## build 43
// DSP
module DSP(A,B,C,D,CARRYIN,M,P,CARRYOUT,CARRYOUTF,CLK,OPMODE,
CEA,CEB,CEC,CED,CECARRYIN,CEM,CEP,CEOPMODE,
RSTA,RSTB,RSTC,RSTD,RSTCARRYIN,RSTM,RSTP,RSTOPMODE,
BCOUT,PCIN,PCOUT);
input[17:0] A, B, D;
input[47:0] C,PCIN;
input[7:0] OPMODE;
input CARRYIN,CLK,CEA,CEB,CEC,CECARRYIN,CED,CEM,CEP,CEOPMODE;
input RSTA,RSTB,RSTC,RSTD,RSTCARRYIN,RSTM,RSTP,RSTOPMODE;
output wire[35:0] M;
output wire[47:0] P,PCOUT;
output wire[17:0] BCOUT;
output CARRYOUT,CARRYOUTF;
parameter A0REG=0;	 
parameter A1REG=1; 
parameter B0REG=0;
parameter B1REG=1;
parameter CREG=1;
parameter DREG=1;
parameter MREG=1;
parameter PREG=1;
parameter CARRYINREG=1;
parameter CARRYOUTREG=1;
parameter OPMODEREG=1;
parameter CARRYINSEL="OPMODE5";  
parameter B_INPUT="DIRECT";  
parameter RSTTYPE="SYNC";   
wire[7:0] OPMODE_REG;
wire[17:0] D_REG;
reg[17:0] B0_IN;
wire[17:0] B0_REG;
reg[17:0] PRE_RESULT;
wire[17:0] B1_IN;
wire[17:0] B1_REG;
wire[17:0] A0_REG;
wire[17:0] A1_REG;
wire[35:0] Product_Result;
wire[35:0] M_REG;
reg[47:0] X_OUT;
reg[47:0] Z_OUT;
wire[48:0] Post_Result;
wire[47:0] C_REG;
reg Carry_IN;  
wire CIN; 
wire Carry_Out_In;
reg_mux #(.WIDTH(18), .PIPELINE(DREG), .RESET_TYPE(RSTTYPE)) DREG_INST(.in(D), .out(D_REG), .clk(CLK), .ce(CED), .rst(RSTD));
reg_mux #(.WIDTH(18), .PIPELINE(B0REG), .RESET_TYPE(RSTTYPE)) B0REG_INST(.in(B0_IN), .out(B0_REG), .clk(CLK), .ce(CEB), .rst(RSTB));
reg_mux #(.WIDTH(18), .PIPELINE(B1REG), .RESET_TYPE(RSTTYPE)) B1REG_INST(.in(B1_IN), .out(B1_REG), .clk(CLK), .ce(CEB), .rst(RSTB));
reg_mux #(.WIDTH(18), .PIPELINE(A0REG), .RESET_TYPE(RSTTYPE)) A0REG_INST(.in(A), .out(A0_REG), .clk(CLK), .ce(CEA), .rst(RSTA));
reg_mux #(.WIDTH(18), .PIPELINE(A1REG), .RESET_TYPE(RSTTYPE)) A1REG_INST(.in(A0_REG), .out(A1_REG), .clk(CLK), .ce(CEA), .rst(RSTA));
reg_mux #(.WIDTH(48), .PIPELINE(CREG), .RESET_TYPE(RSTTYPE)) CREG_INST(.in(C), .out(C_REG), .clk(CLK), .ce(CEC), .rst(RSTC));
reg_mux #(.WIDTH(36), .PIPELINE(MREG), .RESET_TYPE(RSTTYPE)) MREG_INST(.in(Product_Result), .out(M_REG), .clk(CLK), .ce(CEM), .rst(RSTM));
  ...
Size: ~330 I/O pins, roughly 0.031 mm^2 of cells after synthesis.
==> flow/config.mk <==
export PLATFORM = sky130hd
export DESIGN_NAME = DSP
export DESIGN_NICKNAME = DSP
export VERILOG_FILES = /design/flow/design.v
export SDC_FILE = /design/flow/constraint.sdc
export NUM_CORES = 4
export LEC_CHECK = 0
export ABC_AREA = 1
export CAP_MARGIN = 15
export CORE_ASPECT_RATIO = 1.74
export CORE_MARGIN = 7
export CORE_UTILIZATION = 55
export CTS_CLUSTER_DIAMETER = 271
export CTS_CLUSTER_SIZE = 75
export GPL_ROUTABILITY_DRIVEN = 0
export MAX_ROUTING_LAYER = met5
export PLACE_DENSITY = 0.35
export SETUP_SLACK_MARGIN = -0.48
export SLEW_MARGIN = 20
export TNS_END_PERCENT = 45
==> flow/constraint.sdc <==
create_clock -name core_clock -period 7.37 [get_ports {CLK}]
set_input_delay 1.4740 -clock core_clock [delete_from_list [all_inputs] [get_ports {CLK}]]
set_output_delay 1.4740 -clock core_clock [all_outputs]
set_load 0.01 [all_outputs]
run.sh (not shown) runs the stock make flow with config.mk's settings and CLKGATE_MAP_FILE=.
Build 43: full flow OK, the timing, design-rule and antenna checks passed
Input changes introduced in build 10 (baseline for comparison: build 43):
# build 43
export LEC_CHECK = 0
export ABC_AREA = 1
export CAP_MARGIN = 15
export CORE_ASPECT_RATIO = 1.74
export CORE_MARGIN = 7
export CORE_UTILIZATION = 55
export CTS_CLUSTER_DIAMETER = 271
export CTS_CLUSTER_SIZE = 75
export GPL_ROUTABILITY_DRIVEN = 0
export MAX_ROUTING_LAYER = met5
export PLACE_DENSITY = 0.35
export SETUP_SLACK_MARGIN = -0.48
export SLEW_MARGIN = 20
export TNS_END_PERCENT = 45
create_clock -name core_clock -period 7.37 [get_ports {CLK}]
# build 10
export LEC_CHECK = 0
export CAP_MARGIN = 5
export CORE_MARGIN = 2
export CORE_UTILIZATION = 72
export CTS_CLUSTER_SIZE = 15
export SLEW_MARGIN = 20
create_clock -name core_clock -period 6.48 [get_ports {CLK}]
==> comparison <==
Comparing build 43 and build 10, the one run not ending clean was build 10.
Build 10 finished all stages; layout check result: FAIL, due to setup timing.
Build 10 vs. build 43: count of clock-buffer cells in the layout went up by 3.
Row portion of total power attributed to the clock network: build 10 higher / build 43 lower
On build 10: average cell area after synthesis is about 32% higher than what build 43 gave.
Sort build 43 and build 10 by relative max-transition margin desc -> top: build 10
Build 10 vs build 43 — wire length on met2 dropped by more than a quarter
In the metrics for build 43 and build 10, the one carrying the higher internal power summed over all cells is build 10.
Setup slack: build 10 less than build 43
Against build 43 as the reference, build 10 delivers a higher data arrival time of the critical path.
Looking only at area of the chip, and setting everything else aside, the lower value of build 43 and build 10 goes to build 10.
[inputs] build 86 vs build 10
# build 10
export LEC_CHECK = 0
export CAP_MARGIN = 5
export CORE_MARGIN = 2
export CORE_UTILIZATION = 72
export CTS_CLUSTER_SIZE = 15
export SLEW_MARGIN = 20
create_clock -name core_clock -period 6.48 [get_ports {CLK}]
# build 86
export LEC_CHECK = 0
export ABC_AREA = 1
export CAP_MARGIN = 20
export CORE_MARGIN = 2
export CORE_UTILIZATION = 68
export PLACE_DENSITY = 0.6
export SLEW_MARGIN = 20
create_clock -name core_clock -period 8.01 [get_ports {CLK}]
==> comparison <==
Build 86 did not stop at any stage, and its layout met the timing, design-rule and antenna checks.
Max post-layout period usage of the worst path across build 86 and build 10: build 10
Of the two values seen for termination of the worst setup path, MREG_INST.out[17]$_SDFFE_PP0P_ was produced by build 86 and MREG_INST.out[33]$_SDFFE_PP0P_ by build 10.
Lower power was reported by build 86, not build 10.
Measured against build 86, the standby leakage power of build 10 comes out at 0.80 times the reference value.
The share of power burned in the clock network number comes out higher for build 10 vs build 86.
The logic share of the area number comes out higher for build 10 vs build 86.
Summary of build 86 over build 10: standard-cell row count went up, via count of the first global-routing pass went up.
Summary of the comparison: post-synthesis compound-gate area fraction is lower in build 86, relative to build 10.
When build 86 is measured against build 10, its worst hold slack turns out 27 ps lower.
Modified inputs, build 28 compared to build 86
# build 86
export LEC_CHECK = 0
export ABC_AREA = 1
export CAP_MARGIN = 20
export CORE_MARGIN = 2
export CORE_UTILIZATION = 68
export PLACE_DENSITY = 0.6
export SLEW_MARGIN = 20
create_clock -name core_clock -period 8.01 [get_ports {CLK}]
# build 28
export LEC_CHECK = 0
export CAP_MARGIN = 20
export CORE_MARGIN = 2
export CORE_UTILIZATION = 40
export PLACE_DENSITY = 0.6
export SETUP_SLACK_MARGIN = -0.34
export SLEW_MARGIN = 20
create_clock -name core_clock -period 7.26 [get_ports {CLK}]
## What came out
Per the final summary, build 86 finished and its layout is clean on timing, DRC and antenna.
Per the final summary, build 28 finished and its layout is clean on timing, DRC and antenna.
Build 28 vs. build 86: first-iteration DRC count lower, detailed-route vias per instance lower.
Build 28 vs build 86: design area down in build 28
Via count (build 28 vs. build 86) decreases by more than a quarter

Setup of build 45:
DSP again, from the RTL that the note above started with.
clock: 3.15 ns
lec_check: 0
abc_area: 1
cap_margin: 20
core_aspect_ratio: 0.5
core_margin: 2
core_utilization: 72
cts_cluster_diameter: 301
cts_cluster_size: 99
place_density: 0.35
setup_slack_margin: -0.31
slew_margin: 20
tns_end_percent: 5
Build 45 did not finish; the tool stopped in 4_1_cts with error DPL-0033.
> inputs changed (build 45 -> build 76)
# build 45
export LEC_CHECK = 0
export ABC_AREA = 1
export CAP_MARGIN = 20
export CORE_ASPECT_RATIO = 0.5
export CORE_MARGIN = 2
export CORE_UTILIZATION = 72
export CTS_CLUSTER_DIAMETER = 301
export CTS_CLUSTER_SIZE = 99
export PLACE_DENSITY = 0.35
export SETUP_SLACK_MARGIN = -0.31
export SLEW_MARGIN = 20
export TNS_END_PERCENT = 5
create_clock -name core_clock -period 3.15 [get_ports {CLK}]
# build 76
export LEC_CHECK = 0
export CAP_MARGIN = 20
export CORE_MARGIN = 2
export CORE_UTILIZATION = 64
export PLACE_DENSITY = 0.6
export SLEW_MARGIN = 20
create_clock -name core_clock -period 7.26 [get_ports {CLK}]
Findings:
The final layout from build 76, which completed every stage, passed the timing, design-rule and antenna checks at the end of the flow.
Delta (build 76 minus build 45): parity-gate share of the synthesized area counting xor and xnor cells +2.4 points; worst-case setup slack after placement +2.91 ns; sum of net half-perimeters after detailed placement -41%.
Summary of build 76 over build 45: area figure in the yosys stat output shrank by 3200 um2; synthesized cell count shrank by about 32%; global placement routability congestion shrank by 0.29.
In the flow results for build 76 and build 45, the number of different library cells in the post-synthesis netlist is smaller on build 45.
In build 76 the area fraction in full adders, half adders and majority gates turned out 3.2 points higher than in build 45.
Between build 76 and build 45, the die area is higher for build 76.
Build 76 vs build 45 — mean instance size in the synthesized netlist climbed by more than a quarter
> inputs changed (build 76 -> build 57)
# build 76
export LEC_CHECK = 0
export CAP_MARGIN = 20
export CORE_MARGIN = 2
export CORE_UTILIZATION = 64
export PLACE_DENSITY = 0.6
export SLEW_MARGIN = 20
create_clock -name core_clock -period 7.26 [get_ports {CLK}]
# build 57
export LEC_CHECK = 0
export CAP_MARGIN = 20
export CORE_MARGIN = 2
export CORE_UTILIZATION = 68
export CTS_CLUSTER_DIAMETER = 43
export CTS_CLUSTER_SIZE = 87
export MAX_ROUTING_LAYER = met4
export PLACE_DENSITY = 0.6
export SLEW_MARGIN = 20
create_clock -name core_clock -period 5.3 [get_ports {CLK}]
==> results <==
Build 57 vs build 76 — effective utilization at floorplan rose 4.6 points.
In the reports for build 57 and build 76, the smaller row count belongs to build 57.
Relative to build 76, total die size decreased by 5.8% in build 57.
Build 57: aborted in 5_1_grt (tool error)
Looking at the reports, build 76 completed the entire flow and the layout it produced met the timing, design-rule and antenna checks.
### build 57 -> build 71
# build 57
export LEC_CHECK = 0
export CAP_MARGIN = 20
export CORE_MARGIN = 2
export CORE_UTILIZATION = 68
export CTS_CLUSTER_DIAMETER = 43
export CTS_CLUSTER_SIZE = 87
export MAX_ROUTING_LAYER = met4
export PLACE_DENSITY = 0.6
export SLEW_MARGIN = 20
create_clock -name core_clock -period 5.3 [get_ports {CLK}]
# build 71
export LEC_CHECK = 0
export CAP_MARGIN = 20
export CORE_MARGIN = 2
export CORE_UTILIZATION = 63
export CTS_CLUSTER_DIAMETER = 42
export CTS_CLUSTER_SIZE = 61
export MAX_ROUTING_LAYER = met4
export PLACE_DENSITY = 0.6
export SLEW_MARGIN = 20
create_clock -name core_clock -period 5.3 [get_ports {CLK}]
Findings:
On instance area after placement, build 57 tracks build 71 almost exactly. Build 71 against build 57: pre-CTS setup slack went up by 0.14 ns; maximum count of clock buffers along a single path barely changed; post-synthesis instance total stayed essentially flat; cell count after placement increased by 1.3% relative to the old numbers. Reported for build 57 and build 71, number of synthesized flops with an enable pin turned out identical to the last digit. The yosys-reported design area after synthesis on build 57 is in line with that on build 71. [build 71] flow finished | final checks: failed | reasons: setup timing. 5_1_grt: build 57 exited with error. Comparing build 57 against build 71, there is no change at all in async set or reset register ratio after synthesis. Diff build 57 and build 71: final weighted congestion of routability-driven global placement lower in build 57. Summary of build 71 over build 57: estimated wirelength of the detail-placed design now smaller, die area increased by 7.8% relative to the old numbers.
Power figures rest on the tool's default switching activity, not on a simulated workload.
